**flow/design.v**
```verilog
module unsigned_mult #(
parameter DWIDTH = 8  
)(
input  [  DWIDTH -1:0] op1    ,  
input  [  DWIDTH -1:0] op2    ,  
output [2*DWIDTH -1:0] result    
); 
assign result = op1 * op2;   
endmodule  
module signed_mult #(
parameter DWIDTH = 8  
)(
input  [  DWIDTH -1:0] op1    ,  
input  [  DWIDTH -1:0] op2    ,  
output [2*DWIDTH -1:0] result    
); 
wire   [  DWIDTH -1:0] abs_op1    ;   
wire   [  DWIDTH -1:0] abs_op2    ;   
wire   [2*DWIDTH -1:0] abs_result ;   
assign abs_op1 = op1[DWIDTH-1] ? (~op1 + 'd1) : op1;  
assign abs_op2 = op2[DWIDTH-1] ? (~op2 + 'd1) : op2;  
unsigned_mult #(
.DWIDTH (DWIDTH)  
)i_unsigned_mult_1(
 .op1    (abs_op1    ),  
 .op2    (abs_op2    ),  
 .result (abs_result )   
);  
assign result = (op1[DWIDTH-1] ^ op2[DWIDTH-1]) ? (~abs_result + 'd1) : abs_result; 
endmodule  
module comp_mult_1 #(
parameter DWIDTH = 8  
)(
input                              clk      ,  
input                              rst_n    ,  
input                              sw_rst   ,  
input                              op_val   ,  
output reg                         op_rdy   ,  
input      [      2*2*DWIDTH -1:0] op_data  ,  
output reg                         res_val  ,  
input                              res_rdy  ,  
output     [2*2*(DWIDTH + 1) -1:0] res_data    
); 
wire op_ld    ;  
reg  op_ld_d1 ;  
reg  op_ld_d2 ;  
reg  op_ld_d3 ;  
reg  op_ld_d4 ;  
reg  [  DWIDTH -1:0] x1 ;  
reg  [  DWIDTH -1:0] x2 ;  
reg  [  DWIDTH -1:0] y1 ;  
reg  [  DWIDTH -1:0] y2 ;  
reg  [  DWIDTH -1:0] mult_op1 ;  
reg  [  DWIDTH -1:0] mult_op2 ;  
wire [2*DWIDTH -1:0] prod     ;  
reg  [2*DWIDTH -1:0] prod_1_reg ;  
reg  [2*DWIDTH -1:0] prod_3_reg ;  
reg  [2*DWIDTH -1:0] xr         ;  
reg  [2*DWIDTH -1:0] yr         ;  
always @(posedge clk or negedge rst_n)
if(~rst_n)            op_rdy <= 1'b1 ; else
if(sw_rst)            op_rdy <= 1'b1 ; else
if(op_val & op_rdy)   op_rdy <= 1'b0 ; else 
if(res_val & res_rdy) op_rdy <= 1'b1 ; 
assign op_ld = op_val & op_rdy;
always @(posedge clk or negedge rst_n)
if(~rst_n) begin 
    op_ld_d1 <= 1'b0;
    op_ld_d2 <= 1'b0;
    op_ld_d3 <= 1'b0;
    op_ld_d4 <= 1'b0;
end else 
if(sw_rst) begin 
    op_ld_d1 <= 1'b0;
    op_ld_d2 <= 1'b0;
    op_ld_d3 <= 1'b0;
    op_ld_d4 <= 1'b0;
end else begin                        
    op_ld_d1 <= op_ld;     
    op_ld_d2 <= op_ld_d1;  
    op_ld_d3 <= op_ld_d2;  
    op_ld_d4 <= op_ld_d3;  
end 
always @(posedge clk or negedge rst_n)
if(~rst_n)    res_val <= 1'b0 ; else  
if(sw_rst)    res_val <= 1'b0 ; else  
if(op_ld_d4)  res_val <= 1'b1 ; else  
if(res_rdy)   res_val <= 1'b0 ;       
always @(posedge clk or negedge rst_n)
if(~rst_n) begin 
    x1 <= 'd0;
    y1 <= 'd0;
    x2 <= 'd0;
    y2 <= 'd0;
end else 
if(sw_rst) begin 
    x1 <= 'd0;
    y1 <= 'd0;
    x2 <= 'd0;
    y2 <= 'd0;
end else 
if(op_ld) begin                        
    x1 <= op_data[4*DWIDTH -1 -: DWIDTH]; 
    y1 <= op_data[3*DWIDTH -1 -: DWIDTH]; 
    x2 <= op_data[2*DWIDTH -1 -: DWIDTH]; 
    y2 <= op_data[1*DWIDTH -1 -: DWIDTH]; 
end 
always @(*)
casex({op_ld_d1, op_ld_d2, op_ld_d3, op_ld_d4})
4'b1xxx: mult_op1 = x1  ;
4'b01xx: mult_op1 = y1  ;
4'b001x: mult_op1 = x1  ;
4'b0001: mult_op1 = x2  ;
default: mult_op1 = 'd0 ;
endcase 
always @(*)
casex({op_ld_d1, op_ld_d2, op_ld_d3, op_ld_d4})
4'b1xxx: mult_op2 = x2  ;
4'b01xx: mult_op2 = y2  ;
4'b001x: mult_op2 = y2  ;
4'b0001: mult_op2 = y1  ;
default: mult_op2 = 'd0 ;
endcase
signed_mult #(
.DWIDTH (DWIDTH)  
) i_signed_mult (
 .op1    (mult_op1),  
 .op2    (mult_op2),  
 .result (prod    )   
);  
always @(posedge clk or negedge rst_n)
if(~rst_n)   prod_1_reg <= 'b0 ; else 
if(sw_rst)   prod_1_reg <= 'b0 ; else 
if(op_ld_d1) prod_1_reg <= prod;           
always @(posedge clk or negedge rst_n)
if(~rst_n)   xr <= 'b0              ; else 
if(sw_rst)   xr <= 'b0              ; else 
if(op_ld_d2) xr <= prod_1_reg - prod;      
always @(posedge clk or negedge rst_n)
if(~rst_n)   prod_3_reg <= 'b0 ; else 
if(sw_rst)   prod_3_reg <= 'b0 ; else 
if(op_ld_d3) prod_3_reg <= prod;           
always @(posedge clk or negedge rst_n)
if(~rst_n)   yr <= 'b0              ; else 
if(sw_rst)   yr <= 'b0              ; else 
if(op_ld_d4) yr <= prod_3_reg + prod;       
assign res_data = {{{'d2{xr[2*DWIDTH-1]}},xr},
                   {{'d2{yr[2*DWIDTH-1]}},yr}};  
endmodule  
module comp_mult_2 #(
parameter DWIDTH = 8  
)(
input                              clk      ,  
input                              rst_n    ,  
input                              sw_rst   ,  
input                              op_val   ,  
output reg                         op_rdy   ,  
input      [      2*2*DWIDTH -1:0] op_data  ,  
output reg                         res_val  ,  
input                              res_rdy  ,  
output     [2*2*(DWIDTH + 1) -1:0] res_data    
); 
wire op_ld    ;  
reg  op_ld_d1 ;  
reg  op_ld_d2 ;  
reg  [  DWIDTH -1:0] x1 ;  
reg  [  DWIDTH -1:0] x2 ;  
reg  [  DWIDTH -1:0] y1 ;  
reg  [  DWIDTH -1:0] y2 ;  
wire [  DWIDTH -1:0] mult0_op2 ;  
wire [  DWIDTH -1:0] mult1_op2 ;  
wire [2*DWIDTH -1:0] prod1 ;  
wire [2*DWIDTH -1:0] prod2 ;  
reg  [ 2*DWIDTH-1:0] xr ;  
reg  [ 2*DWIDTH-1:0] yr ;  
always @(posedge clk or negedge rst_n)
if(~rst_n)            op_rdy <= 1'b1 ; else
if(sw_rst)            op_rdy <= 1'b1 ; else
if(op_val & op_rdy)   op_rdy <= 1'b0 ; else 
if(res_val & res_rdy) op_rdy <= 1'b1 ; 
assign op_ld = op_val & op_rdy;
always @(posedge clk or negedge rst_n)
if(~rst_n) begin 
    op_ld_d1 <= 1'b0;
    op_ld_d2 <= 1'b0;
end else 
if(sw_rst) begin 
    op_ld_d1 <= 1'b0;
    op_ld_d2 <= 1'b0;
end else begin                        
    op_ld_d1 <= op_ld; 
    op_ld_d2 <= op_ld_d1; 
end 
always @(posedge clk or negedge rst_n)
if(~rst_n)    res_val <= 1'b0 ; else  
if(sw_rst)    res_val <= 1'b0 ; else  
if(op_ld_d2)  res_val <= 1'b1 ; else  
if(res_rdy)   res_val <= 1'b0 ;       
always @(posedge clk or negedge rst_n)
if(~rst_n) begin 
    x1 <= 'd0;
    y1 <= 'd0;
    x2 <= 'd0;
    y2 <= 'd0;
end else 
if(sw_rst) begin 
    x1 <= 'd0;
    y1 <= 'd0;
    x2 <= 'd0;
    y2 <= 'd0;
end else 
if(op_ld) begin                        
    x1 <= op_data[4*DWIDTH -1 -: DWIDTH]; 
    y1 <= op_data[3*DWIDTH -1 -: DWIDTH]; 
    x2 <= op_data[2*DWIDTH -1 -: DWIDTH]; 
    y2 <= op_data[1*DWIDTH -1 -: DWIDTH]; 
end 
assign mult0_op2 = op_ld_d1 ? x2 : y2 ;  
assign mult1_op2 = op_ld_d1 ? y2 : x2 ;  
signed_mult #(
.DWIDTH (DWIDTH)  
)i_signed_mult_0(
 .op1    (x1        ),  
 .op2    (mult0_op2 ),  
 .result (prod1     )   
);  
signed_mult #(
.DWIDTH (DWIDTH)  
)i_signed_mult_1(
 .op1    (y1        ),  
 .op2    (mult1_op2 ),  
 .result (prod2     )   
);  
always @(posedge clk or negedge rst_n)
if(~rst_n)   xr <= 'b0             ; else 
if(sw_rst)   xr <= 'b0             ; else 
if(op_ld_d1) xr <= prod1 - prod2 ;       
always @(posedge clk or negedge rst_n)
if(~rst_n)   yr <= 'b0           ; else 
if(sw_rst)   yr <= 'b0           ; else 
if(op_ld_d2) yr <= prod1 + prod2 ;       
assign res_data = {{{'d2{xr[2*DWIDTH-1]}},xr},
                   {{'d2{yr[2*DWIDTH-1]}},yr}};  
endmodule  
module comp_mult_4 #(
parameter DWIDTH = 8  
)(
input                              clk      ,  
input                              rst_n    ,  
input                              sw_rst   ,  
input                              op_val   ,  
output reg                         op_rdy   ,  
input      [      2*2*DWIDTH -1:0] op_data  ,  
output reg                         res_val  ,  
input                              res_rdy  ,  
output     [2*2*(DWIDTH + 1) -1:0] res_data    
); 
wire op_ld;  
wire [  DWIDTH -1:0] x1 ;  
wire [  DWIDTH -1:0] x2 ;  
wire [  DWIDTH -1:0] y1 ;  
wire [  DWIDTH -1:0] y2 ;  
wire [2*DWIDTH -1:0] prod1  ;  
wire [2*DWIDTH -1:0] prod2  ;  
wire [2*DWIDTH -1:0] prod3  ;  
wire [2*DWIDTH -1:0] prod4  ;  
reg  [2*DWIDTH-1 :0] xr ;  
reg  [2*DWIDTH-1 :0] yr ;  
always @(posedge clk or negedge rst_n)
if(~rst_n)            op_rdy <= 1'b1 ; else
if(sw_rst)            op_rdy <= 1'b1 ; else
if(op_val & op_rdy)   op_rdy <= 1'b0 ; else 
if(res_rdy)           op_rdy <= 1'b1 ; 
assign op_ld = op_val & op_rdy;
always @(posedge clk or negedge rst_n)
if(~rst_n)              res_val <= 1'b0 ; else  
if(sw_rst)              res_val <= 1'b0 ; else  
if(op_ld)               res_val <= 1'b1 ; else  
if(res_rdy)             res_val <= 1'b0 ;       
assign x1 = op_data[4*DWIDTH -1 -: DWIDTH]; 
assign y1 = op_data[3*DWIDTH -1 -: DWIDTH]; 
assign x2 = op_data[2*DWIDTH -1 -: DWIDTH]; 
assign y2 = op_data[1*DWIDTH -1 -: DWIDTH]; 
signed_mult #(
.DWIDTH (DWIDTH)  
)i_signed_mult_0(
 .op1    (x1     ),  
 .op2    (x2     ),  
 .result (prod1  )   
);  
signed_mult #(
.DWIDTH (DWIDTH)  
)i_signed_mult_1(
 .op1    (x1     ),  
 .op2    (y2     ),  
 .result (prod2  )   
);  
signed_mult #(
.DWIDTH (DWIDTH)  
)i_signed_mult_2(
 .op1    (x2     ),  
 .op2    (y1     ),  
 .result (prod3  )   
);  
signed_mult #(
.DWIDTH (DWIDTH)  
)i_signed_mult_3(
 .op1    (y1     ),  
 .op2    (y2     ),  
 .result (prod4  )   
);  
always @(posedge clk or negedge rst_n)
if(~rst_n)   xr <= 'b0           ; else 
if(sw_rst)   xr <= 'b0           ; else 
if(op_ld)    xr <= prod1 - prod4 ;       
always @(posedge clk or negedge rst_n)
if(~rst_n)   yr <= 'b0           ; else 
if(sw_rst)   yr <= 'b0           ; else 
if(op_ld)    yr <= prod2 + prod3 ;       
assign res_data = {{{'d2{xr[2*DWIDTH-1]}},xr},
                   {{'d2{yr[2*DWIDTH-1]}},yr}};  
endmodule  
module comp_mult_wrapper #(
parameter DWIDTH  = 8 ,  
parameter NO_MULT = 4    
)(
input                          clk      ,  
input                          rst_n    ,  
input                          sw_rst   ,  
input                          op_val   ,  
output                         op_rdy   ,  
input  [      2*2*DWIDTH -1:0] op_data  ,  
output                         res_val  ,  
input                          res_rdy  ,  
output [2*2*(DWIDTH + 1) -1:0] res_data    
); 
generate 
    if(NO_MULT == 4) begin : GEN_4_MULTS
        comp_mult_4 #(
        .DWIDTH (DWIDTH)  
        )i_comp_mult_4 (
        .clk      (clk      ),  
        .rst_n    (rst_n    ),  
        .sw_rst   (sw_rst   ),  
        .op_val   (op_val   ),  
        .op_rdy   (op_rdy   ),  
        .op_data  (op_data  ),  
        .res_val  (res_val  ),  
        .res_rdy  (res_rdy  ),  
        .res_data (res_data )   
        ); 
    end
    else if(NO_MULT == 2) begin : GEN_2_MULTS
        comp_mult_2 #(
        .DWIDTH (DWIDTH)  
        )i_comp_mult_2 (
        .clk      (clk      ),  
        .rst_n    (rst_n    ),  
        .sw_rst   (sw_rst   ),  
        .op_val   (op_val   ),  
        .op_rdy   (op_rdy   ),  
        .op_data  (op_data  ),  
        .res_val  (res_val  ),  
        .res_rdy  (res_rdy  ),  
        .res_data (res_data )   
        ); 
    end else if(NO_MULT == 1) begin : GEN_1_MULT
        comp_mult_1 #(
        .DWIDTH (DWIDTH)  
        )i_comp_mult_1 (
        .clk      (clk      ),  
        .rst_n    (rst_n    ),  
        .sw_rst   (sw_rst   ),  
        .op_val   (op_val   ),  
        .op_rdy   (op_rdy   ),  
        .op_data  (op_data  ),  
        .res_val  (res_val  ),  
        .res_rdy  (res_rdy  ),  
        .res_data (res_data )   
        ); 
    end
    else begin : ERROR
        initial begin 
            $display("%M ERROR: Invalid number of multipliers, NO_MULT should be 1, 2 or 4 \n");
            $stop;
        end 
    end 
endgenerate 
endmodule  
module comp_mult_top #(
parameter NO_MULT   = 4     ,  
parameter APB_BADDR = 0     ,  
parameter SYS_AW    = 16    ,  
parameter REG_DW    = 16       
)(
input                    clk         ,  
input                    rst_n       ,  
input      [ SYS_AW-1:0] apb_paddr   ,  
input                    apb_psel    ,  
input                    apb_penable ,  
input                    apb_pwrite  ,  
input      [REG_DW -1:0] apb_pwdata  ,  
output                   apb_pready  ,  
output reg [REG_DW -1:0] apb_prdata  ,  
output reg               apb_pslverr ,  
output reg               mem_ce      ,  
output reg               mem_we      ,  
output reg [SYS_AW -1:0] mem_addr    ,  
output reg [     8 -1:0] mem_wr_data ,  
input      [     8 -1:0] mem_rd_data    
);
localparam DWIDTH = 8 ;
localparam IDLE   = 2'b00;  
localparam RD_OPS = 2'b01;  
localparam WORK   = 2'b10;  
localparam WR_RES = 2'b11;  
reg  [       REG_DW -1:0] op1_addr      ;  
reg  [       REG_DW -1:0] op2_addr      ;  
reg  [       REG_DW -1:0] res_addr      ;  
reg  [       REG_DW -1:0] no_op         ;  
reg  [       REG_DW -1:0] cfg_start     ;  
reg  [       REG_DW -1:0] sts_stop      ;  
wire                      wr_op1_addr   ;  
wire                      wr_op2_addr   ;  
wire                      wr_res_addr   ;  
wire                      wr_no_op      ;  
wire                      wr_cfg_start  ;  
wire                      wr_sts_stop   ;  
wire                      rd_sts_stop   ;  
wire                      rd_sts_state  ;  
wire                      sel_regs      ;  
reg                       op_val        ;  
wire                      op_rdy        ;  
wire [   2*2*DWIDTH -1:0] op_data       ;  
wire                      res_val       ;  
reg                       res_rdy       ;  
wire [2*2*(DWIDTH+1)-1:0] res_data      ;  
wire                      set_res_rdy   ;  
reg  [     3*DWIDTH -1:0] data_reg      ;  
reg  [            2 -1:0] sts_cstate    ;  
wire                      start         ;  
wire                      sw_rst        ;  
wire                      byte_rd_done  ;  
wire                      byte_wr_done  ;  
wire                      finish        ;  
wire                      next_op       ;  
reg                       mem_ce_d      ;  
reg                       mem_we_d      ;  
wire                      set_mem_ce    ;  
wire                      set_mem_we    ;  
reg  [            3 -1:0] byte_cnt      ;  
reg  [       REG_DW -1:0] op_cnt        ;  
comp_mult_wrapper #(
.DWIDTH  (DWIDTH  ),  
.NO_MULT (NO_MULT )   
) i_comp_mult_wrapper (
.clk      (clk     ),  
.rst_n    (rst_n   ),  
.sw_rst   (sw_rst  ),  
.op_val   (op_val  ),  
.op_rdy   (op_rdy  ),  
.op_data  (op_data ),  
.res_val  (res_val ),  
.res_rdy  (res_rdy ),  
.res_data (res_data)   
); 
assign apb_pready = 1'b1;  
assign wr_op1_addr  = apb_psel & apb_penable &  apb_pwrite & (apb_paddr == APB_BADDR + 0); 
assign wr_op2_addr  = apb_psel & apb_penable &  apb_pwrite & (apb_paddr == APB_BADDR + 1); 
assign wr_res_addr  = apb_psel & apb_penable &  apb_pwrite & (apb_paddr == APB_BADDR + 2); 
assign wr_no_op     = apb_psel & apb_penable &  apb_pwrite & (apb_paddr == APB_BADDR + 3); 
assign wr_cfg_start = apb_psel & apb_penable &  apb_pwrite & (apb_paddr == APB_BADDR + 4); 
assign wr_sts_stop  = apb_psel & apb_penable &  apb_pwrite & (apb_paddr == APB_BADDR + 5);  
assign rd_sts_stop  = apb_psel & apb_penable & ~apb_pwrite & (apb_paddr == APB_BADDR + 5);  
assign rd_sts_state = apb_psel & apb_penable & ~apb_pwrite & (apb_paddr == APB_BADDR + 6);  
assign sel_regs = wr_op1_addr  |
                  wr_op2_addr  |
                  wr_res_addr  |
                  wr_no_op     |
                  wr_cfg_start |
                  wr_sts_stop  |
                  rd_sts_stop  |
                  rd_sts_state ;
always @(posedge clk or negedge rst_n)
if(~rst_n)        apb_pslverr <= 'd0         ; else   
if(apb_pslverr)   apb_pslverr <= 'd0         ; else   
if(apb_penable)   apb_pslverr <= ~sel_regs   ;        
always @(posedge clk or negedge rst_n)
if(~rst_n)          op1_addr  <= 'd0            ; else  
if(wr_op1_addr)     op1_addr  <= apb_pwdata     ; else  
if(byte_rd_done)    op1_addr  <= op1_addr + 'd2 ;
always @(posedge clk or negedge rst_n)
if(~rst_n)          op2_addr  <= 'd0            ; else  
if(wr_op2_addr)     op2_addr  <= apb_pwdata     ; else  
if(byte_rd_done)    op2_addr  <= op2_addr + 'd2 ;
always @(posedge clk or negedge rst_n)
if(~rst_n)          res_addr  <= 'd0            ; else  
if(wr_res_addr)     res_addr  <= apb_pwdata     ; else  
if(byte_wr_done)    res_addr  <= res_addr + 'd6 ;
always @(posedge clk or negedge rst_n)
if(~rst_n)          no_op     <= 'd0            ; else  
if(wr_no_op)        no_op     <= apb_pwdata     ;       
always @(posedge clk or negedge rst_n)              
if(~rst_n)          cfg_start <= 'd0            ; else  
if(~sw_rst & start) cfg_start <= 'd0            ; else  
if(wr_cfg_start)    cfg_start <= apb_pwdata     ;       
always @(posedge clk or negedge rst_n)        
if(~rst_n)          sts_stop  <= 'd0            ; else  
if(wr_sts_stop)     sts_stop  <= apb_pwdata     ; else  
if(finish)          sts_stop  <= {{REG_DW-1{1'b0}}, 1'b1} ;  
always @(posedge clk or negedge rst_n)
if(~rst_n)          apb_prdata <= 'd0                            ; else  
if(rd_sts_stop)     apb_prdata <= sts_stop                       ; else  
if(rd_sts_state)    apb_prdata <= {{REG_DW-2{1'b0}}, sts_cstate} ;       
assign start  = cfg_start[0] & (no_op > 'd0);
assign sw_rst = cfg_start[1];
always @(posedge clk or negedge rst_n)
if(~rst_n) 
    sts_cstate <= IDLE;      
else if(sw_rst) 
    sts_cstate <= IDLE; 
else begin 
    case(sts_cstate)
        IDLE    : if(start)                 
                    sts_cstate <= RD_OPS;   
                  else
                    sts_cstate <= IDLE;
        RD_OPS  : if(byte_rd_done)  
                    sts_cstate <= WORK;     
                  else 
                    sts_cstate <= RD_OPS;
        WORK    : if(res_val)
                    sts_cstate <= WR_RES;   
                  else 
                    sts_cstate <= WORK;
        default : if(finish) 
                    sts_cstate <= IDLE;     
                  else if(next_op)
                    sts_cstate <= RD_OPS;   
                  else 
                    sts_cstate <= WR_RES;
    endcase 
end   
assign byte_rd_done = (sts_cstate == RD_OPS) & (byte_cnt == 3'd3);   
assign byte_wr_done = (sts_cstate == WR_RES) & (byte_cnt == 3'd5);   
assign next_op      = byte_wr_done & (op_cnt != (no_op - 'd1));      
assign finish       = byte_wr_done & (op_cnt == (no_op - 'd1));      
always @(posedge clk or negedge rst_n)
if(~rst_n)          byte_cnt <= 3'd0            ; else  
if(byte_rd_done)    byte_cnt <= 3'd0            ; else  
if(byte_wr_done)    byte_cnt <= 3'd0            ; else  
if(mem_ce)          byte_cnt <= byte_cnt + 3'd1 ;       
always @(posedge clk or negedge rst_n)
if(~rst_n)          op_cnt <= 'd0          ; else  
if(finish)          op_cnt <= 'd0          ; else  
if(next_op)         op_cnt <= op_cnt + 'd1 ;       
always @(posedge clk or negedge rst_n)
if(~rst_n)          op_val <= 1'b0; else   
if(byte_rd_done)    op_val <= 1'b1; else   
if(op_val & op_rdy) op_val <= 1'b0;        
always @(posedge clk or negedge rst_n)
if(~rst_n)          data_reg <= 'd0; else   
if(mem_ce_d & ~mem_we_d) begin              
    case(byte_cnt)
        3'b001 :    data_reg[3*DWIDTH-1 : 2*DWIDTH] <= mem_rd_data;  
        3'b010 :    data_reg[2*DWIDTH-1 : 1*DWIDTH] <= mem_rd_data;  
        3'b011 :    data_reg[1*DWIDTH-1 : 0       ] <= mem_rd_data;  
        default:    data_reg                        <= data_reg; 
    endcase 
end 
assign op_data = {data_reg, mem_rd_data};  
assign set_res_rdy = (sts_cstate == WR_RES) & (byte_cnt == 3'd4);  
always @(posedge clk or negedge rst_n)
if(~rst_n)       res_rdy <= 1'b0; else   
if(set_res_rdy)  res_rdy <= 1'b1; else   
if(byte_wr_done) res_rdy <= 1'b0;        
always @(*) 
    if(sts_cstate == RD_OPS)
        if(byte_cnt < 3'd2) mem_addr = op1_addr + byte_cnt       ; else  
                            mem_addr = op2_addr + byte_cnt - 'd2 ;       
    else  
                            mem_addr = res_addr + byte_cnt;              
always @(*)
    case(byte_cnt)
        3'b000  : mem_wr_data <= res_data[25:18];           
        3'b001  : mem_wr_data <= res_data[33:26];           
        3'b010  : mem_wr_data <= {6'd0, res_data[35:34]};   
        3'b011  : mem_wr_data <= res_data[ 7:0 ];           
        3'b100  : mem_wr_data <= res_data[15:8 ];           
        default : mem_wr_data <= {6'd0, res_data[17:16]};   
    endcase 
assign set_mem_ce = ((sts_cstate == IDLE)   & start   ) |   
                    ((sts_cstate == WR_RES) & next_op ) |   
                    ((sts_cstate == WORK)   & res_val ) ;   
always @(posedge clk or negedge rst_n)
if(~rst_n)        mem_ce <= 1'b0; else  
if(set_mem_ce)    mem_ce <= 1'b1; else  
if(byte_rd_done | byte_wr_done) 
                  mem_ce <= 1'b0;       
assign set_mem_we = (sts_cstate == WORK) & res_val;  
always @(posedge clk or negedge rst_n)
if(~rst_n)        mem_we <= 1'b0; else     
if(set_mem_we)    mem_we <= 1'b1; else     
if(byte_wr_done)  mem_we <= 1'b0;          
always @(posedge clk or negedge rst_n)
if(~rst_n) mem_ce_d <= 1'b0   ; else       
if(sw_rst) mem_ce_d <= 1'b0   ; else       
           mem_ce_d <= mem_ce ;        
always @(posedge clk or negedge rst_n)    
if(~rst_n) mem_we_d <= 1'b0   ; else       
if(sw_rst) mem_we_d <= 1'b0   ; else       
           mem_we_d <= mem_we ;
endmodule  
```
**flow/run.sh**
```bash
#!/bin/bash
# the make line also repeats each setting of config.mk as NAME=value (left out here)
make -C /OpenROAD-flow-scripts/flow DESIGN_CONFIG=/design/flow/config.mk WORK_HOME=/design/flow/orfs CLKGATE_MAP_FILE= finish
```
**flow/config.mk**
```make
export PLATFORM = sky130hd
export DESIGN_NAME = comp_mult_top
export DESIGN_NICKNAME = comp_mult_top
export VERILOG_FILES = /design/flow/design.v
export SDC_FILE = /design/flow/constraint.sdc
export NUM_CORES = 4
export LEC_CHECK = 0
export CAP_MARGIN = 20
export CORE_MARGIN = 2
export CORE_UTILIZATION = 45
export GPL_TIMING_DRIVEN = 0
export MAX_ROUTING_LAYER = met4
export MIN_ROUTING_LAYER = met2
export PLACE_DENSITY_LB_ADDON = 0.24
export SETUP_SLACK_MARGIN = -1.62
export SLEW_MARGIN = 20
```
**flow/constraint.sdc**
```tcl
create_clock -name core_clock -period 16.6 [get_ports {clk}]
set_input_delay 3.3200 -clock core_clock [delete_from_list [all_inputs] [get_ports {clk}]]
set_output_delay 3.3200 -clock core_clock [all_outputs]
set_load 0.01 [all_outputs]
```
==> summary.txt, run 1 <==
Physical design

The flow ran to the end and the layout has no timing, DRC or antenna violations. The core region is ~47000 um^2. Static timing analysis puts the maximum clock frequency at about 77 MHz. The number of standard cells reported by yosys stands at around 2500. The total leakage power stands at 11.4 nW. The detail-routed net length per standard cell stands at a little over 20 um. Each instance of the synthesized netlist takes up on average roughly 8.6 um^2. The die outline height stands at 222 um. In the post-route analysis, the smallest setup slack over all paths is between 3 and 4 ns. The number of antenna violations at the first check in global routing was 0.

The tally of unique sky130hd cells used after synthesis stands at around 85. The proportion of netlist area held by the largest area contributor stands at 0.214. The area of placed instances stands at 23100 um^2. Counting along the longest clock path gives a buffer depth of 2.

The transition time recorded at the tightest slew-check pin is ~1.3 ns. The worst pin sits at a relative slew slack of 0.117. The synthesis report names the predominant flop master as sky130_fd_sc_hd__dfrtp_1. The required time at the worst endpoint is listed as ~17 ns.

The floorplan has between 70 and 80 rows. The routability congestion estimate from global placement stands at 0.986. The share of synthesized registers carrying an async set or reset stands at 1.00.

The wire length of the first global-routing pass stands at between 100 and 150 mm. The post-synthesis chip area from yosys stands at ~21000 um^2. For this run the top cell type by instance count after synthesis was sky130_fd_sc_hd__nor2_1. The startpoint identified for the worst hold timing path is apb_pslverr. For the final routed database, the setup TNS stands at 0 ns.

The final timing report lists a hold violation count of 0. Yosys mapped a number of flops with a built-in enable equal to 0. In this run the count of I/O pins placed on the die edge is 89. The synthesis report lists the most area-consuming cells as sky130_fd_sc_hd__dfrtp_1 (21%), sky130_fd_sc_hd__fa_1 (14%), sky130_fd_sc_hd__ha_1 (13%), sky130_fd_sc_hd__xnor2_1 (6.5%), sky130_fd_sc_hd__nor2_1 (5.8%). Endpoints with negative setup slack in the final report add up to 0. The total clock sinks stands at roughly 180. The report lists the number of cells resized after CTS as 0. The instance count after placement with tap cells included stands at between 3000 and 4000. During synthesis, Yosys emitted a total of 2 warnings.

The routed via count divided by cell count stands at approximately 7.8. For reference, the clock transition at the flip-flops on the worst setup and hold paths is 0.09 ns. Recorded from the global router log, the overflow total was 0. The depth of the most critical reg-to-reg path stands at 30. Looking at the reg2reg group, the worst path starts from data_reg[8]. The script computed a power per unit cell area of roughly 65 nW/um^2. In this run the worst hold path is classified as register to register. For the final database, setup skew stands at about 0.023 ns. The maximum number of pins on one net before global-route repair stands at about 90.

The post-CTS setup buffer count stands at 0. Detailed placement finished with a half-perimeter wire length of 50.7 mm. The multiplexer share of the synthesized area stands at 0.0288. The power attributed to sequential cells stands at 0.450 mW. The xor-xnor portion of the synthesized cell area stands at 0.103. The most numerous cell type found on the critical path is sky130_fd_sc_hd__inv_1. The final wirelength stands at around 66 mm. After synthesis the cells add up to ~21000 um^2. The number of instances on the worst hold path stands at 1.

Max-cap violations in this run came to 0. In this run the register-to-register setup slack is around 6.6 ns. The count of buffer and inverter cells on the critical path stands at 8. The length of the first detailed-routing pass in iterations stands at 12. Hold analysis lists the worst path endpoint as apb_pslverr. The final net count stands at 3025. The number of inserted filler cells in the final layout stands at approximately 4600. The analysis attributes to net switching a power of approximately 0.62 mW. Of the available clock period, the critical path in the final layout requires 0.779.

TritonCTS built the clock tree. The count of input and output buffers stands at 85. The power dissipated in combinational cells stands at ~0.65 mW. The width of the die stands at 222 um.

Tracing the worst setup path back leads to its startpoint at mem_rd_data[0]. Counting buffers and inverters, the worst setup path is 31 cells deep. The post-synthesis register bit count stands at ~180. Setup repair after global routing left no endpoint under its margin. STA classifies the critical path startpoint as an input port. The minimum setup slack after placement stands at between 3 and 4 ns. Of the total power, combinational logic draws 0.428. Per the synthesis report, the AND-OR/OR-AND share of the synthesized area is 0.145. For this design, the CTS-stage hold fixing added 0 buffers. The timing report shows that the slowest cell on the worst path is sky130_fd_sc_hd__xor2_1. The clock group total power stands at approximately 0.42 mW. The number of buffers created by CTS stands at 17. The largest share of the power goes to combinational logic. Summed over all instances, the cell type with the most area after synthesis is sky130_fd_sc_hd__dfrtp_1.

In this run the full chip footprint comes out at slightly below 50000 um^2. The core utilization before placement stands at 0.457. The net count after synthesis is 2918. Per STA, the worst path accumulates the most delay in the family adder cells. Total global-route track usage over all layers is 0.425. The number of routed nets with antenna violations stands at 0. Among all stages on the critical path, the maximum delay recorded is 0.85 ns. The sequential-to-total area share from yosys stat stands at 0.215. The H-tree was split into 4 levels. The relative area change from synthesis to final layout stands at 10.6%. The remaining routing DRC violations stands at 0. The clock network latency to the later pin of the worst-skew pair stands at 0.50 ns. The internal cell power stands at 0.906 mW. Of the total synthesized cell area, the portion taken by full adders, half adders and majority gates is 0.272.

Of the total power, the share spent switching nets is 0.407. The critical path data arrival time stands at approximately 13 ns. Per the power-grid run, VDD falls by no more than about 0.000054 V. The share of total power dissipated in sequential elements is 0.294.

The clock period minus final worst setup slack stands at between 10 and 15 ns. By area, the combinational part of the netlist is dominated by adder cells. The cell sitting at the root of the clock tree is a sky130_fd_sc_hd__clkbuf_16. The critical path maximum fanout is 10. The number of max-slew violations in the final report stands at 0.

The number of global-route vias before repair came to roughly 28000. The number of standard cells after synthesis stands at roughly 2500. The routed via count stands at ~25000. The logs give a warning total of 41. The final instance area stands at about 24000 um^2. The worst setup path is captured at a register. The total power consumption of the routed design stands at roughly 1.5 mW. For reference, the most critical setup path is categorized as input port to register. The detailed router finished its first iteration with 4657 violations. The basic-gate share of the synthesized area counting and, or, nand and nor cells stands at 0.165.

In the synthesized netlist, the cells that appear most often are sky130_fd_sc_hd__nor2_1 (331), sky130_fd_sc_hd__inv_1 (291), sky130_fd_sc_hd__ha_1 (227), sky130_fd_sc_hd__dfrtp_1 (183), sky130_fd_sc_hd__nand2_1 (178). The number of cells in the finished layout apart from fillers stands at 3226. The clock power share stands at 0.278.
area by class of cell:
class	count	area (um^2)	share of cell area
buffer	100	412	0.0174
sequential	184	4610	0.195
clock inverter	14	131	0.00555
inverter	291	1090	0.0462
tap	607	759	0.0321
antenna	2	5.00	0.000212
multi-input combinational	1922	15300	0.647
clock buffer	18	429	0.0181
timing repair buffer	88	916	0.0387
metrics by stage:
stage	hold WS (ns)	util
after global routing	0.483	0.506
after detailed placement	0.452	0.493
after global placement	0.419	0.492
final	0.462	0.506
after floorplan	0.438	-
after CTS	0.462	0.505
metal layers:
metal / track usage / routed length (um) / vias up
met5: - / 0 / -
met3: 0.522 / 25900 / 767
li1: - / - / 8521
met2: 0.502 / 32600 / 6767
met1: - / 0 / 9056
met4: 0.0998 / 7250 / 0
==> run 2, diff against run 1 <==
ABC_AREA = 1   (was default)
CAP_MARGIN = 25   (was 20)
CORE_UTILIZATION = 70   (was 45)
CTS_CLUSTER_DIAMETER = 211   (was default)
CTS_CLUSTER_SIZE = 40   (was default)
GPL_ROUTABILITY_DRIVEN = 0   (was default)
GPL_TIMING_DRIVEN = 1   (was 0)
HOLD_SLACK_MARGIN = 0.19   (was default)
MAX_ROUTING_LAYER = default   (was met4)
MIN_ROUTING_LAYER = default   (was met2)
PLACE_DENSITY = 0.61   (was default)
PLACE_DENSITY_LB_ADDON = default   (was 0.24)
SETUP_SLACK_MARGIN = -0.62   (was -1.62)
clock period = 6.22 ns   (was 16.6 ns; I/O delays follow)
==> summary.txt, run 2 <==
Physical design

The run finished, with violations left. The checks that failed: negative setup slack. The synthesis log from Yosys contains 2 warnings. When the netlist entered floorplanning its net count stood at about 3800. The xor-xnor portion of the synthesized cell area stands at 0.0544. The maximum buffer depth of the clock tree stands at 2.

The number of antenna violations at the first check in global routing stands at 2. Summing over the stages, the warning tally comes to around 46. For reference, the final report shows the max-slew violation count at 0. The synthesized-area fraction occupied by adder cells stands at 0.251. In the Yosys report the total cell count is around 3400. In the post-synthesis netlist, the biggest area contributors are sky130_fd_sc_hd__dfrtp_1 (20%), sky130_fd_sc_hd__nand2_1 (13%), sky130_fd_sc_hd__fa_1 (13%), sky130_fd_sc_hd__ha_1 (12%), sky130_fd_sc_hd__inv_1 (11%). Once detailed placement completed, the half-perimeter wirelength came to 56.6 mm. The number of H-tree levels stands at 4. The core region area stands at about 33000 um^2. The final wirelength stands at 78.8 mm. The max-cap check violation count stands at 0. The number of standard cells after synthesis stands at roughly 3400. In this run the worst setup path begins at mem_rd_data[1]. The part of the cycle the worst path needs stands at 1.16. The wire length of the first global-routing pass stands at about 120 mm. The sequential-to-total area share from yosys stat stands at 0.199. Entering global routing, the biggest net connects 78 pins.

By startpoint and endpoint, the worst setup path is classified as input port to register. In the post-synthesis netlist, the cell with the most instances is sky130_fd_sc_hd__nand2_1. Among cell families on the critical path, the largest total delay comes from adder cells.

The routed design shows a via density per instance of approximately 6. Static timing analysis puts the maximum clock frequency at ~140 MHz. The slowest stage of the critical path is the sky130_fd_sc_hd__fa_1 cell.

STA shows the worst min-delay path finishing at apb_prdata[0]. The final net count stands at roughly 4200. The total leakage power stands at 15.7 nW. The power attributed to sequential cells stands at between 1 and 1.5 mW. The post-synthesis chip area from yosys stands at between 20000 and 25000 um^2. The flow reports power dissipated in the clock network as 1.14 mW. In this run, the synthesized area fraction spent on and/or/nand/nor cells is recorded as 0.268. The clock transition at the register clock pins on the worst setup and hold paths after CTS stands at about 0.070 ns. Of all power groups, the one with the highest power is registers. The logic gate share of total power stands at 0.147. The iteration count recorded for the first detailed-route pass is 16.

The data required time at the worst endpoint stands at about 6.6 ns. The worst hold path passes through 2 cells. Total power normalized to cell area comes to about 96 nW/um^2.

The proportion of power drawn by flip-flops and latches stands at 0.436. STA classifies the critical path startpoint as an input port. The longest incremental delay of any stage on the critical path is reported as approximately 0.55 ns. The tally of unique sky130hd cells used after synthesis stands at 59. The share of synthesized area in the top cell type comes to 0.198. The worst-case clock skew stands at between 0.01 and 0.015 ns. In the synthesized netlist, the dominant kind of combinational cell is simple AND/OR/NAND/NOR gates. By count the netlist is led by sky130_fd_sc_hd__nand2_1 (809), sky130_fd_sc_hd__inv_1 (696), sky130_fd_sc_hd__nor2_1 (346), sky130_fd_sc_hd__ha_1 (227), sky130_fd_sc_hd__dfrtp_1 (183). In the post-route analysis, the smallest setup slack over all paths is -0.964 ns. The count of input and output buffers stands at 87. The remaining max-slew budget at the tightest pin stands at 0.247. Of the total synthesized cell area, the portion taken by AND-OR and OR-AND cells is 0.101.

For this run, the leading register cell type out of synthesis is sky130_fd_sc_hd__dfrtp_1. STA lists the startpoint of the worst register-to-register path as data_reg[0]. The worst supply voltage drop on vdd stands at approximately 0.00022 V.

The final global-route overflow total stands at 0. The depth of the most critical reg-to-reg path stands at 37. The measured slew at the worst slew-check pin stands at around 1.1 ns. At the later pin of the worst-skew pair, clock insertion delay measures 0.47 ns.

The floorplan step records an initial core utilization of 0.712. The number of core rows stands at 66. The detail-routed net length per standard cell stands at around 19 um.

TritonCTS built the clock tree. Per the hold report, the tightest min-delay path originates at apb_prdata[0]. The number of endpoints failing setup at the final stage stands at 21. The final core area utilization stands at 0.874. The worst setup path is captured at a register. Setup repair after global routing could not meet its margin everywhere. The total clock sinks stands at roughly 180. The number of global-route vias before repair was 24400. The width of the die stands at about 190 um. The cell that appears most often on the critical path is sky130_fd_sc_hd__inv_1. The post-synth count of flops with an enable pin is 0. CTS placed an instance of sky130_fd_sc_hd__clkbuf_16 at the clock tree root.

The first routing iteration left 3148 violations. The power dissipated in combinational cells stands at between 0.4 and 0.5 mW. Per the layout report, the design carries 1827 filler cells. In this run the number of cells on the critical path is 38. The post-synthesis register bit count stands at 184. Switching power as a fraction of the total was reported as 0.291.

STA lists the maximum fanout along the critical path as 5. The share of synthesized registers carrying an async set or reset stands at 1.00. The number of routed nets with antenna violations stands at 0. The overall routing resource usage stands at 0.432. The instance count after placement with tap cells included stands at ~4200.

The number of cells in the finished layout apart from fillers stands at about 4200. In this run the mean area of a mapped cell was a little under 7 um^2. The internal cell power stands at 1.95 mW. TritonCTS created 17 clock buffers.

The routed via count stands at between 20000 and 30000. After detailed routing, the number of remaining DRC violations is 0. The relative area change from synthesis to final layout stands at 22.7%. The count of buffer and inverter cells on the critical path stands at 11. According to the floorplan report, the total die area is 34600 um^2. Data arrives at the worst endpoint at between 7 and 8 ns. The top-level I/O count stands at a little under 90. The switching component of the power was reported as 0.797 mW. The clock period minus final worst setup slack stands at slightly above 7 ns.

Looking at area per cell type in the netlist, the leader is sky130_fd_sc_hd__dfrtp_1. The share of total power dissipated in the clock network is 0.416. The die is 186 um tall.

Of the post-synthesis cell area, the part taken by muxes is 0.000486. The final hold violation count recorded for this run is 0. According to the hold report, the worst path is of the register to register type. After clock tree synthesis, the flow added hold-fix buffers numbering 0. The register-to-register setup slack stands at -0.72 ns.

Summing every instance area after synthesis gives ~23000 um^2.
==> run 2: area by class of cell <==
| cell class | count | area [um^2] | area share |
|---|---|---|---|
| Antenna cell | 2 | 5.00 | 0.000176 |
| Clock buffer | 19 | 453 | 0.0159 |
| Clock inverter | 13 | 131 | 0.00462 |
| Inverter | 703 | 2650 | 0.0932 |
| Multi-Input combinational cell | 2419 | 16500 | 0.582 |
| Sequential cell | 184 | 4610 | 0.162 |
| Tap cell | 442 | 553 | 0.0195 |
| Timing Repair Buffer | 430 | 3480 | 0.122 |
==> run 2: through the flow <==
step | hold slack, ns | cell area, um^2 | power, mW | worst slack, ns | setup TNS [ns]
finish | 0.477 | 28400 | 2.74 | -0.964 | -11.51
global route | 0.509 | 28400 | 2.81 | -1.29 | -17.09
CTS | 0.476 | 27700 | 2.68 | -0.764 | -8.86
detailed placement | 0.458 | 26900 | 1.57 | -1.63 | -27.24
global placement | 0.459 | 26900 | 1.55 | -1.30 | -21.81
floorplan | 0.449 | 23300 | 1.38 | -0.656 | -6.37
==> run 2: timing repair <==
item	CTS	global route
gates cloned	1	0
pin swaps	24	76
resized	44	169
setup endpoints to repair	14	16
buffers inserted	8	22
==> run 2: metal layers <==
metal	part of all wire	wire [um]	track usage	vias to the layer above
li1	-	-	-	11300
met1	0.34	26900	0.484	11600
met2	0.45	35500	0.710	1720
met3	0.11	8370	0.103	634
met4	0.10	8070	0.334	0
met5	0	0	0	-
==> run 3, diff against run 2 <==
CAP_MARGIN = 20   (was 25)
CORE_UTILIZATION = 71   (was 70)
CTS_CLUSTER_DIAMETER = 197   (was 211)
CTS_CLUSTER_SIZE = 32   (was 40)
GPL_ROUTABILITY_DRIVEN = default   (was 0)
GPL_TIMING_DRIVEN = default   (was 1)
HOLD_SLACK_MARGIN = default   (was 0.19)
PLACE_DENSITY = default   (was 0.61)
PLACE_DENSITY_LB_ADDON = 0.27   (was default)
SETUP_SLACK_MARGIN = 0.16   (was -0.62)
clock period = 6.53 ns   (was 6.22 ns; I/O delays follow)
==> summary.txt, run 3 <==
Physical design

After synthesis the netlist holds a flip-flop and latch count of roughly 180. The leakage power in the latest report is 15.6 nW. The worst supply voltage drop on vdd stands at 0.000164 V. STA reports the tightest min-delay check as being of type register to register. According to the floorplan report, the placeable core area is approximately 32000 um^2. The internal cell power stands at approximately 1.9 mW. Counting flops with a built-in enable in the synthesized netlist gives 0. STA classifies the critical path startpoint as a register. In the routed netlist, the antenna diode instances number 0. The remaining routing DRC violations stands at 0. The final global-route overflow total stands at 0. met3 track demand over resource after global routing is 0.121. The tree is rooted in a sky130_fd_sc_hd__clkbuf_16. After synthesis, the share of cell area in mux cells is 0.000486. The met1 track demand over resource stands at 0.504. Entering global routing, the biggest net connects 116 pins. In this run the tool buffered the top-level ports with slightly below 90 buffer cells. Among cell families on the critical path, the largest total delay comes from adder cells. Looking at the global route congestion table, the highest-usage layer is met2. The final wirelength stands at a little over 90 mm. The register-to-register setup slack stands at -1.16 ns. The run finished, with violations left. The critical path data arrival time stands at between 8 and 9 ns. Pins over their slew limit in the final report were tallied at 0. Among all stages on the critical path, the maximum delay recorded is about 0.9 ns. For hold timing, the worst endpoint is apb_prdata[0]. The power dissipated in combinational cells stands at approximately 0.45 mW.

The overall routing resource usage stands at 0.466. The count of buffer and inverter cells on the critical path stands at 10. The report lists the violated layout checks as negative setup slack. The clock transition at the register clock pins on the worst setup and hold paths after CTS stands at ~0.10 ns.

The synthesized-area fraction occupied by adder cells stands at 0.251. The routed layout has ~27000 vias. The width of the die stands at 185 um. The half-perimeter wire length after detailed placement stands at 58.0 mm.

Setup repair after global routing could not meet its margin everywhere. The startpoint identified for the worst hold timing path is apb_prdata[0]. According to the floorplan report, the die height is 185 um.

The global-route met2 utilization stands at 0.778. STA classifies the critical path endpoint as a register. Counting flops with an async set or reset pin after synthesis yields a share of 1.00. The max-cap check violation count stands at 0. The total clock sinks stands at roughly 180. Per the skew report, the later register of the worst-skew pair sees a clock latency of 0.48 ns. The post-cts hold buffer count stands at 0. In the floorplan report the effective utilization is 0.716. The largest part of the power goes to registers. The number of cells reported by Yosys stat comes to 3367. The DRC marker count from the first detailed-route iteration stands at 3660. The main area contributors are sky130_fd_sc_hd__dfrtp_1 (20%), sky130_fd_sc_hd__nand2_1 (13%), sky130_fd_sc_hd__fa_1 (13%), sky130_fd_sc_hd__ha_1 (12%), sky130_fd_sc_hd__inv_1 (11%). The number of endpoints failing setup at the final stage stands at 17. The cell that appears most often on the critical path is sky130_fd_sc_hd__nand2_1.

According to the report, the first pass of detailed routing completed in 13 iterations. Among the non-sequential cells, simple AND/OR/NAND/NOR gates take the most area. The first global-routing pass estimated ~120 mm of wire. The number of nets in the synthesized netlist is between 3000 and 4000.

After synthesis, the chip area reported by Yosys is 23200 um^2. The script computed the net switching share of total power as 0.320. The critical path endpoint has a required time of around 6.9 ns. In this run the worst setup path begins at data_reg[0]. The number of antenna violations at the first check in global routing came to 4.

After layout, the design draws a total of between 2 and 3 mW. The floorplan report gives the top-level pin count as just under 90. For the pin with the worst max-slew slack, the measured transition is 1.23 ns. The clock power share stands at 0.416. The flow reports power dissipated in the clock network as ~1.1 mW. The proportion of netlist area held by the largest area contributor stands at 0.198. The remaining max-slew budget at the tightest pin stands at 0.181. The number of hold violations in the final report stands at 0. The clock period minus final worst setup slack stands at between 7 and 8 ns. Of the synthesized area, sequential elements account for 0.199. The commonest cells after synthesis are sky130_fd_sc_hd__nand2_1 (809), sky130_fd_sc_hd__inv_1 (696), sky130_fd_sc_hd__nor2_1 (346), sky130_fd_sc_hd__ha_1 (227), sky130_fd_sc_hd__dfrtp_1 (183). The detail-routed net length per standard cell stands at approximately 22 um.

The number of buffers created by CTS stands at 17. Looking at the gate-level netlist, the highest instance count belongs to sky130_fd_sc_hd__nand2_1. TritonCTS built the clock tree.

Power spread over the standard cell area amounts to 94.3 nW/um^2. For reference, the most critical setup path is categorized as register to register. The count of synthesis-stage warnings from yosys stands at 2. The overall die area stands at 34100 um^2. In this run the number of cells on the critical path is 38.

The number of standard cells after synthesis stands at around 3400. Per the synthesis report, the dominant area consumer among library cells is sky130_fd_sc_hd__dfrtp_1. The power attributed to sequential cells stands at 1.14 mW. In the hold timing report, the worst path depth is 2.

Of all nets on the critical path, the largest fanout is 9. The netlist uses roughly 59 different library cells. The power report attributes to the combinational group a share of 0.166. The relative area change from synthesis to final layout stands at 24.6%.

The total tool warning count stands at 46. The number of core rows stands at about 66. Per the timing report, the achievable frequency comes out to approximately 130 MHz. Per the STA report, the cell with the highest stage delay on the worst path is sky130_fd_sc_hd__fa_1. The final timing summary puts the cycle share of the worst path at 1.18.

Of the total synthesized cell area, the portion taken by AND, OR, NAND and NOR gates is 0.268. At the end of the flow, the number of nets in the layout was just over 4000. The worst-case clock skew stands at between 0.02 and 0.03 ns. The routed design shows a via density per instance of 6.51. In this run the cell area of the synthesized design comes to approximately 23000 um^2. The net switching power figure stands at roughly 0.87 mW.

The H-tree was split into 4 levels. The routability congestion estimate from global placement stands at around 1.1. After routing, the total negative slack on setup checks comes to -9.47 ns. The maximum buffer depth of the clock tree stands at 2.

The worst register-to-register path begins at data_reg[0]. The number of routed nets with antenna violations stands at 0. The fraction of the mapped netlist area in compound gates stands at 0.101. The proportion of power drawn by flip-flops and latches stands at 0.419.

The number of global-route vias before repair stands at between 20000 and 30000. Looking at the cell usage after synthesis, the top flip-flop cell is sky130_fd_sc_hd__dfrtp_1. The xor-xnor portion of the synthesized cell area stands at 0.0544. The setup slack of the critical path after layout stands at -1.16 ns. The depth of the most critical reg-to-reg path stands at 38. The mean post-synth cell area stands at about 6.9 um^2.
## run 3: layer usage
metal / vias to the layer above / routed length [um]
met3: 1080 / 12100
met5: - / 69
met1: 12300 / 28700
met4: 8 / 11500
met2: 2563 / 39600
li1: 11200 / -
## run 3: metrics by stage
stage | hold WS (ns) | util | setup slack, ns | instance area, um^2 | instances
2_1_floorplan | 0.449 | - | -0.203 | 23600 | 3367
3_3_place_gp | 0.465 | 0.824 | -0.829 | 26700 | 4086
3_5_place_dp | 0.468 | 0.824 | -1.09 | 26700 | 4086
4_1_cts | 0.479 | 0.865 | -0.107 | 28000 | 4155
5_1_grt | 0.512 | 0.892 | -1.25 | 28900 | 4175
6_report | 0.496 | 0.892 | -1.16 | 28900 | 4175
## run 3: layout make-up
| type | instances | area, um^2 |
|---|---|---|
| fill | 1581 | 3490 |
| clock inverter | 15 | 206 |
| sequential | 184 | 4610 |
| tap | 442 | 553 |
| inverter | 703 | 2670 |
| timing repair buffer | 396 | 3260 |
| clock buffer | 17 | 425 |
| multi-input combinational | 2418 | 17200 |
## run 3: what timing repair did
| item | CTS | global route |
|---|---|---|
| setup buffers | 37 | 20 |
| endpoints found under the setup margin | 20 | 20 |
| resized | 136 | 174 |
| pin swaps | 104 | 114 |
==> run 4, diff against run 3 <==
CAP_MARGIN = 25   (was 20)
CORE_UTILIZATION = 70   (was 71)
CTS_CLUSTER_DIAMETER = 224   (was 197)
CTS_CLUSTER_SIZE = 40   (was 32)
GPL_ROUTABILITY_DRIVEN = 0   (was default)
GPL_TIMING_DRIVEN = 1   (was default)
HOLD_SLACK_MARGIN = 0.19   (was default)
PLACE_DENSITY = 0.61   (was default)
PLACE_DENSITY_LB_ADDON = default   (was 0.27)
SETUP_SLACK_MARGIN = -0.08   (was 0.16)
clock period = 6.24 ns   (was 6.53 ns; I/O delays follow)
==> summary.txt, run 4 <==
Implementation progress

In the synthesized netlist the dominant register cell turns out to be sky130_fd_sc_hd__dfrtp_1. The maximum buffer depth of the clock tree stands at 2. The tally of unique sky130hd cells used after synthesis stands at around 60. The number of standard cells reported by yosys stands at about 3400.

The cell-mix breakdown from Yosys lists the compound-gate area share as 0.101. The count of synthesis-stage warnings from yosys stands at 2. Yosys shows that the main logic family after synthesis is simple AND/OR/NAND/NOR gates. The cell type that accounts for the most area after synthesis is sky130_fd_sc_hd__dfrtp_1. The core utilization before placement stands at 0.712.

For this run, the total global-route usage over all layers was measured as 0.610. Of the total synthesized cell area, the portion taken by XOR and XNOR cells is 0.0544. The share of the Yosys chip area taken by registers is 0.199.

In this run, the synthesized area fraction spent on and/or/nand/nor cells is recorded as 0.268. The share of synthesized registers carrying an async set or reset stands at 1.00. According to the floorplan log, the row count is between 60 and 70. The number of buffers created by CTS stands at 17.

The tree is rooted in a sky130_fd_sc_hd__clkbuf_16. After synthesis, the share of cell area in mux cells is 0.000486. Looking at the gate-level netlist, the highest instance count belongs to sky130_fd_sc_hd__nand2_1. For this run the aggregate overflow at the end of global routing stands at 1. The synthesized-area fraction occupied by adder cells stands at 0.251. After synthesis, the most frequently instantiated cells are sky130_fd_sc_hd__nand2_1 (809), sky130_fd_sc_hd__inv_1 (696), sky130_fd_sc_hd__nor2_1 (346), sky130_fd_sc_hd__ha_1 (227), sky130_fd_sc_hd__dfrtp_1 (183). The number of standard cells after synthesis stands at between 3000 and 4000. According to the dpl log, the detail-placed design has an HPWL of between 50 and 60 mm. The core region is approximately 33000 um^2. The clock drives roughly 180 sinks. The area recorded from the Yosys report for this design is between 20000 and 25000 um^2.

The proportion of netlist area held by the largest area contributor stands at 0.198. The flow did not finish. The H-tree generated during clock tree synthesis spans 4 levels. The main area contributors are sky130_fd_sc_hd__dfrtp_1 (20%), sky130_fd_sc_hd__nand2_1 (13%), sky130_fd_sc_hd__fa_1 (13%), sky130_fd_sc_hd__ha_1 (12%), sky130_fd_sc_hd__inv_1 (11%). In this run the cell area of the synthesized design comes to between 20000 and 25000 um^2. Progress stopped at global routing. In this run the tool buffered the top-level ports with just under 90 buffer cells. Once synthesis finished, the tally of register bits stood at around 180.

The width of the die stands at about 190 um. The post-cts hold buffer count stands at 0. The first error in the log reads "[ERROR GRT-0232] Routing congestion too high. Check the congestion heatmap in the GUI".

The area of placed instances stands at 27200 um^2. Measured along the y axis, the die boundary spans approximately 190 um. The number of nets produced by synthesis stands at approximately 3800.

The count of library flops with an enable pin stands at 0. Dividing the synthesized area by the synthesized cell count gives 6.88 um^2. The floorplan step defined a die boundary enclosing ~35000 um^2. For this design the top-level I/O count stands at about 90.
==> run 4: per-stage QoR <==
step / std cells / setup slack (ns) / setup TNS (ns)
after floorplan: 3367 / -0.435 / -2.12
after global placement: 4159 / -1.12 / -18.57
after detailed placement: 4160 / -1.37 / -23.29
after CTS: 4225 / -0.383 / -2.51
==> run 4: layer usage <==
metal	GRT overflow	track usage
met1	0	0.607
met2	1	0.857
met3	0	0.354
met4	0	0.612
met5	0	0.0978
==> run 4: what timing repair did <==
| action | 4_1_cts |
|---|---|
| hold endpoints to repair | 0 |
| setup endpoints to repair | 21 |
| buffers inserted | 37 |
| pin swaps | 94 |
| resized | 145 |
==> run 5, diff against run 4 <==
ABC_AREA = default   (was 1)
CAP_MARGIN = 20   (was 25)
CELL_PAD_IN_SITES_DETAIL_PLACEMENT = 2   (was default)
CELL_PAD_IN_SITES_GLOBAL_PLACEMENT = 2   (was default)
CORE_ASPECT_RATIO = 0.65   (was default)
CORE_MARGIN = 9   (was 2)
CORE_UTILIZATION = 40   (was 70)
CTS_CLUSTER_DIAMETER = default   (was 224)
CTS_CLUSTER_SIZE = 56   (was 40)
GPL_ROUTABILITY_DRIVEN = default   (was 0)
GPL_TIMING_DRIVEN = default   (was 1)
HOLD_SLACK_MARGIN = default   (was 0.19)
MAX_ROUTING_LAYER = met4   (was default)
MIN_ROUTING_LAYER = met1   (was default)
PLACE_DENSITY = default   (was 0.61)
SETUP_SLACK_MARGIN = default   (was -0.08)
clock period = 10.0 ns   (was 6.24 ns; I/O delays follow)
==> summary.txt, run 5 <==
Physical design

Setup repair after global routing left no endpoint under its margin. The HPWL after detailed placement is around 63 mm. The number of buffers created by CTS stands at 17. The first global-routing pass estimated roughly 120 mm of wire. The internal cell power stands at approximately 1.6 mW.

Measured along the y axis, the die boundary spans about 200 um. In this run the deepest clock path goes through 2 buffers. The synthesis report lists the most area-consuming cells as sky130_fd_sc_hd__dfrtp_1 (21%), sky130_fd_sc_hd__fa_1 (14%), sky130_fd_sc_hd__ha_1 (13%), sky130_fd_sc_hd__xnor2_1 (6.5%), sky130_fd_sc_hd__nor2_1 (5.8%).

The number of instances on the worst hold path stands at 1. The number of inserted filler cells in the final layout stands at 5764. The report puts the cell count of the worst reg-to-reg path at 30. The basic-gate share of the synthesized area counting and, or, nand and nor cells stands at 0.165.

STA classifies the critical path endpoint as a register. After synthesis, the most frequently instantiated cells are sky130_fd_sc_hd__nor2_1 (331), sky130_fd_sc_hd__inv_1 (291), sky130_fd_sc_hd__ha_1 (227), sky130_fd_sc_hd__dfrtp_1 (183), sky130_fd_sc_hd__nand2_1 (178). On the critical path the largest part of the delay comes from adder cells.

The mapped netlist covers 21400 um^2. The cell type that accounts for the most area after synthesis is sky130_fd_sc_hd__dfrtp_1. The proportion of power drawn by flip-flops and latches stands at 0.280. The pre-antenna-repair detailed-routing pass consisted of 8 iterations.

The overall routing resource usage stands at 0.261. The switching fraction of total power stands at 0.407. In this run the count of I/O pins placed on the die edge is between 80 and 90.

In the finished design, the share of the clock period the worst path needs comes to 0.954. Summed over all failing endpoints, the final setup total negative slack is 0 ns. The post-synthesis chip area from yosys stands at between 20000 and 25000 um^2. The most critical setup path has its startpoint at mem_rd_data[1]. The number of standard cells after synthesis stands at around 2500. The slowest stage of the critical path belongs to the cell sky130_fd_sc_hd__xnor2_1.

The width of the die stands at about 300 um. Counting endpoints that fail hold in the final report gives 0. The first routing iteration left 1289 violations.

In this run the critical register-to-register path is launched from data_reg[16]. The clock group total power stands at approximately 0.77 mW. The clock period minus final worst setup slack stands at ~9.5 ns. Averaged over all synthesized cells, the footprint is 8.56 um^2. The number of routed nets with antenna violations stands at 0.

Of the combinational cells, the family taking the most area is adder cells. Yosys reported a register bit count of around 180. For the pin with the worst max-slew slack, the measured transition is ~1.1 ns. The number of antenna violations at the first check in global routing was 3.

Looking at the clock tree report, the root buffer type is sky130_fd_sc_hd__clkbuf_16. The overall die area stands at about 62000 um^2. The net switching power figure stands at 1.09 mW. Warnings raised by the tools during the run amount to ~43. Looking at the setup timing report, the critical path kind is input port to register. The final instance area stands at around 24000 um^2. For the final database, setup skew stands at between 0.015 and 0.02 ns. The synthesized-area fraction occupied by adder cells stands at 0.272.

The number of buffers and inverters on the critical path is 8. The endpoint of the worst hold path is reported as apb_pslverr. The script logs the mean routed wire length per placed instance as between 20 and 25 um. For this run the top cell type by instance count after synthesis was sky130_fd_sc_hd__nor2_1. The report puts the hold buffer count at CTS at 0. The routed via count stands at ~19000. The total leakage power stands at ~12 nW. The run finished with no timing, DRC or antenna violations. STA classifies the critical path startpoint as an input port.

The cell resize tally after clock tree synthesis stands at 0. As logged by OpenROAD, the buffers inserted on ports number 87. The area fraction of the largest cell type after synthesis is 0.214. Looking at the cell usage after synthesis, the top flip-flop cell is sky130_fd_sc_hd__dfrtp_1.

At floorplan, the net count of the design was reported as ~2900. For reference, the final report shows the max-slew violation count at 0. The most critical hold endpoint after final layout shows a slack of roughly 0.44 ns. The net count of the finished layout is roughly 3000.

IR analysis of the VDD net gives a maximum drop of between 0.0001 and 0.00015 V. The power report attributes to the clock group a share of 0.287. The total clock sinks stands at around 180. Recorded from the global router log, the overflow total was 0. The multiplexer share of the synthesized area stands at 0.0288. The tally of unique sky130hd cells used after synthesis stands at between 80 and 90.

Per the hold report, the tightest min-delay path originates at apb_pslverr. Summed over all sequential cells, the power is around 0.75 mW. The number of core rows stands at approximately 67.

The placement stage leaves a total instance area of about 23000 um^2. The worst stage delay on the critical path stands at around 0.82 ns. The sequential-to-total area share from yosys stat stands at 0.215. The largest fanout on the critical path stands at 9. The max-cap check violation count stands at 0. Entering global routing, the biggest net connects a little under 70 pins.

TritonCTS built the clock tree. CTS built an H-tree with a depth of 4. The routability congestion estimate from global placement stands at 0.885. The number of cells reported by Yosys stat comes to about 2500. Combinational power for this build is roughly 1.2 mW.

The final wirelength stands at approximately 80 mm. The minimum setup slack after placement stands at about 0.087 ns. The setup slack of the critical path after layout stands at 0.462 ns. The remaining routing DRC violations stands at 0. Of the total synthesized cell area, the portion taken by XOR and XNOR cells is 0.103.

Relative to the synthesized area, the layout overhead comes to 11.3%. The critical path endpoint has a required time of between 10 and 15 ns. The total power per unit cell area stands at 112 nW/um^2.

The number of global-route vias before repair stands at around 21000. The routed via count divided by cell count stands at roughly 5.7. The remaining max-slew budget at the tightest pin stands at 0.258.

The fraction of the mapped netlist area in compound gates stands at 0.145. The clock transition at the register clock pins on the worst setup and hold paths after CTS stands at about 0.07 ns. The dominant power group in this design is combinational logic. The final core area utilization stands at 0.456. The post-CTS setup buffer count stands at 0. STA reports the tightest min-delay check as being of type register to register. The timing report shows the most common cell along the critical path to be sky130_fd_sc_hd__inv_1. Counting flops with a built-in enable in the synthesized netlist gives 0. In this run the number of cells on the critical path is 30. The share of synthesized registers carrying an async set or reset stands at 1.00. Endpoints with negative setup slack in the final report add up to 0.

Derived from the worst setup path, the maximum achievable clock frequency is ~100 MHz. The skew report gives the latency at the later pin of the worst-skew pair as about 0.48 ns. The register-to-register setup slack stands at approximately 1.1 ns.

The floorplan step records an initial core utilization of 0.409. The number of antenna diodes in the final layout is 0. Of the total power, combinational logic draws 0.432. STA puts the critical path data arrival time at slightly below 10 ns.

The count of synthesis-stage warnings from yosys stands at 2. The core region area stands at 52200 um^2.
run 5: area by class of cell:
type	instances	area, um^2	share of cell area
inverters	291	1090	0.0459
repair buffers	141	1280	0.0538
multi-input cells	1922	15300	0.643
clock buffers	17	425	0.0179
well taps	690	863	0.0363
clock inverters	15	224	0.00941
flip-flops and latches	184	4610	0.193
run 5: layer usage:
| layer | up-vias | share of wire | routed length (um) | track usage |
|---|---|---|---|---|
| met4 | 0 | 0.011 | 883 | 0.0398 |
| met2 | 350 | 0.42 | 32900 | 0.382 |
| li1 | 8490 | - | - | - |
| met3 | 47 | 0.063 | 4920 | 0.0573 |
| met5 | - | 0 | 0 | - |
| met1 | 9685 | 0.51 | 39500 | 0.373 |
run 5: per-stage QoR:
stage / instances / total power, mW
floorplan: 2497 / 1.54
global placement: 3228 / 1.84
detailed placement: 3228 / 1.89
CTS: 3260 / 2.68
global route: 3260 / 2.84
finish: 3260 / 2.67
==> run 6, diff against run 5 <==
ABC_AREA = 1   (was default)
CELL_PAD_IN_SITES_DETAIL_PLACEMENT = default   (was 2)
CELL_PAD_IN_SITES_GLOBAL_PLACEMENT = default   (was 2)
CORE_ASPECT_RATIO = default   (was 0.65)
CORE_MARGIN = 2   (was 9)
CORE_UTILIZATION = 69   (was 40)
CTS_CLUSTER_DIAMETER = 400   (was default)
CTS_CLUSTER_SIZE = 98   (was 56)
MAX_ROUTING_LAYER = default   (was met4)
MIN_ROUTING_LAYER = default   (was met1)
clock period = 5.44 ns   (was 10.0 ns; I/O delays follow)
==> summary.txt, run 6 <==
Implementation progress

The flow did not finish. The flow halted during global routing. The tool reported: "[ERROR GRT-0232] Routing congestion too high. Check the congestion heatmap in the GUI". After synthesis, the cell types taking the most area are sky130_fd_sc_hd__dfrtp_1 (20%), sky130_fd_sc_hd__nand2_1 (13%), sky130_fd_sc_hd__fa_1 (13%), sky130_fd_sc_hd__ha_1 (12%), sky130_fd_sc_hd__inv_1 (11%). TritonCTS created 17 clock buffers. The half-perimeter wire length after detailed placement stands at 61.7 mm.

In the Yosys report the total cell count is between 3000 and 4000. The count of library flops with an enable pin stands at 0. The cell-mix breakdown from Yosys lists the simple-gate area share as 0.268. The core region area stands at 33300 um^2. The cell-mix breakdown from Yosys lists the compound-gate area share as 0.101. Counting instances in the post-synthesis netlist gives the leading cell types as sky130_fd_sc_hd__nand2_1 (809), sky130_fd_sc_hd__inv_1 (696), sky130_fd_sc_hd__nor2_1 (346), sky130_fd_sc_hd__ha_1 (227), sky130_fd_sc_hd__dfrtp_1 (183).

Counting every instance in the synthesized netlist gives ~3400. The synthesis report gives the async set-or-reset register share as 1.00. The number of H-tree levels stands at 4. For this run, the register share of the synthesized area comes to 0.199. The final global-route overflow total stands at roughly 700. The routability congestion estimate from global placement stands at between 1 and 1.5.

The width of the die stands at 187 um. The top-level I/O count stands at between 80 and 90. Yosys reports the multiplexer fraction of the synthesized area as 0.000486. The Yosys step of the flow raised 2 warnings. The overall die area stands at between 30000 and 40000 um^2. The tally of unique sky130hd cells used after synthesis stands at 59. In this run the deepest clock path goes through 2 buffers. The mean post-synth cell area stands at 6.88 um^2. Summed over all routing layers, the global router reports a total usage of 0.915. Yosys reports a chip area of approximately 23000 um^2. The synthesized-area fraction occupied by adder cells stands at 0.251. The number of core rows stands at 67. By instance count, the leading cell after synthesis is sky130_fd_sc_hd__nand2_1. The cell area after technology mapping stands at 23200 um^2. Sorting the Yosys area breakdown by cell type puts at the top sky130_fd_sc_hd__dfrtp_1. The share of synthesized area in the top cell type comes to 0.198.

The xor-xnor portion of the synthesized cell area stands at 0.0544. Clock tree synthesis selected as its root buffer the cell sky130_fd_sc_hd__clkbuf_16. The core utilization before placement stands at 0.696. In this run the vertical extent of the chip is 187 um.

The area of placed instances stands at ~28000 um^2. Per the placement log, port buffering inserted 87 buffers. Yosys reported a register bit count of approximately 180.

In the synthesized netlist the dominant register cell turns out to be sky130_fd_sc_hd__dfrtp_1. The number of clock sinks came to 184. The number of nets produced by synthesis stands at roughly 3800. The number of hold buffers added after CTS was 0. Grouping non-sequential cells by family puts the most area in simple AND/OR/NAND/NOR gates.
==> run 6: metal layers <==
metal	global-route usage	GRT overflow
met1	0.883	13
met2	1.04	451
met3	0.800	16
met4	0.983	212
met5	0.567	6
==> run 6: through the flow <==
step / instances / total power, mW / setup TNS (ns) / setup WS (ns) / util
after floorplan: 3367 / 1.60 / -12.05 / -1.07 / -
after global placement: 4219 / 1.82 / -34.86 / -1.82 / 0.834
after detailed placement: 4219 / 1.83 / -40.88 / -2.11 / 0.834
after CTS: 4303 / 3.16 / -13.23 / -0.977 / 0.897
==> run 6: repair_timing <==
item | CTS
gates resized | 311
setup endpoints to repair | 24
buffers inserted | 56
pin swaps | 161
No activity file was given, so power comes from the tool's default toggle rates.
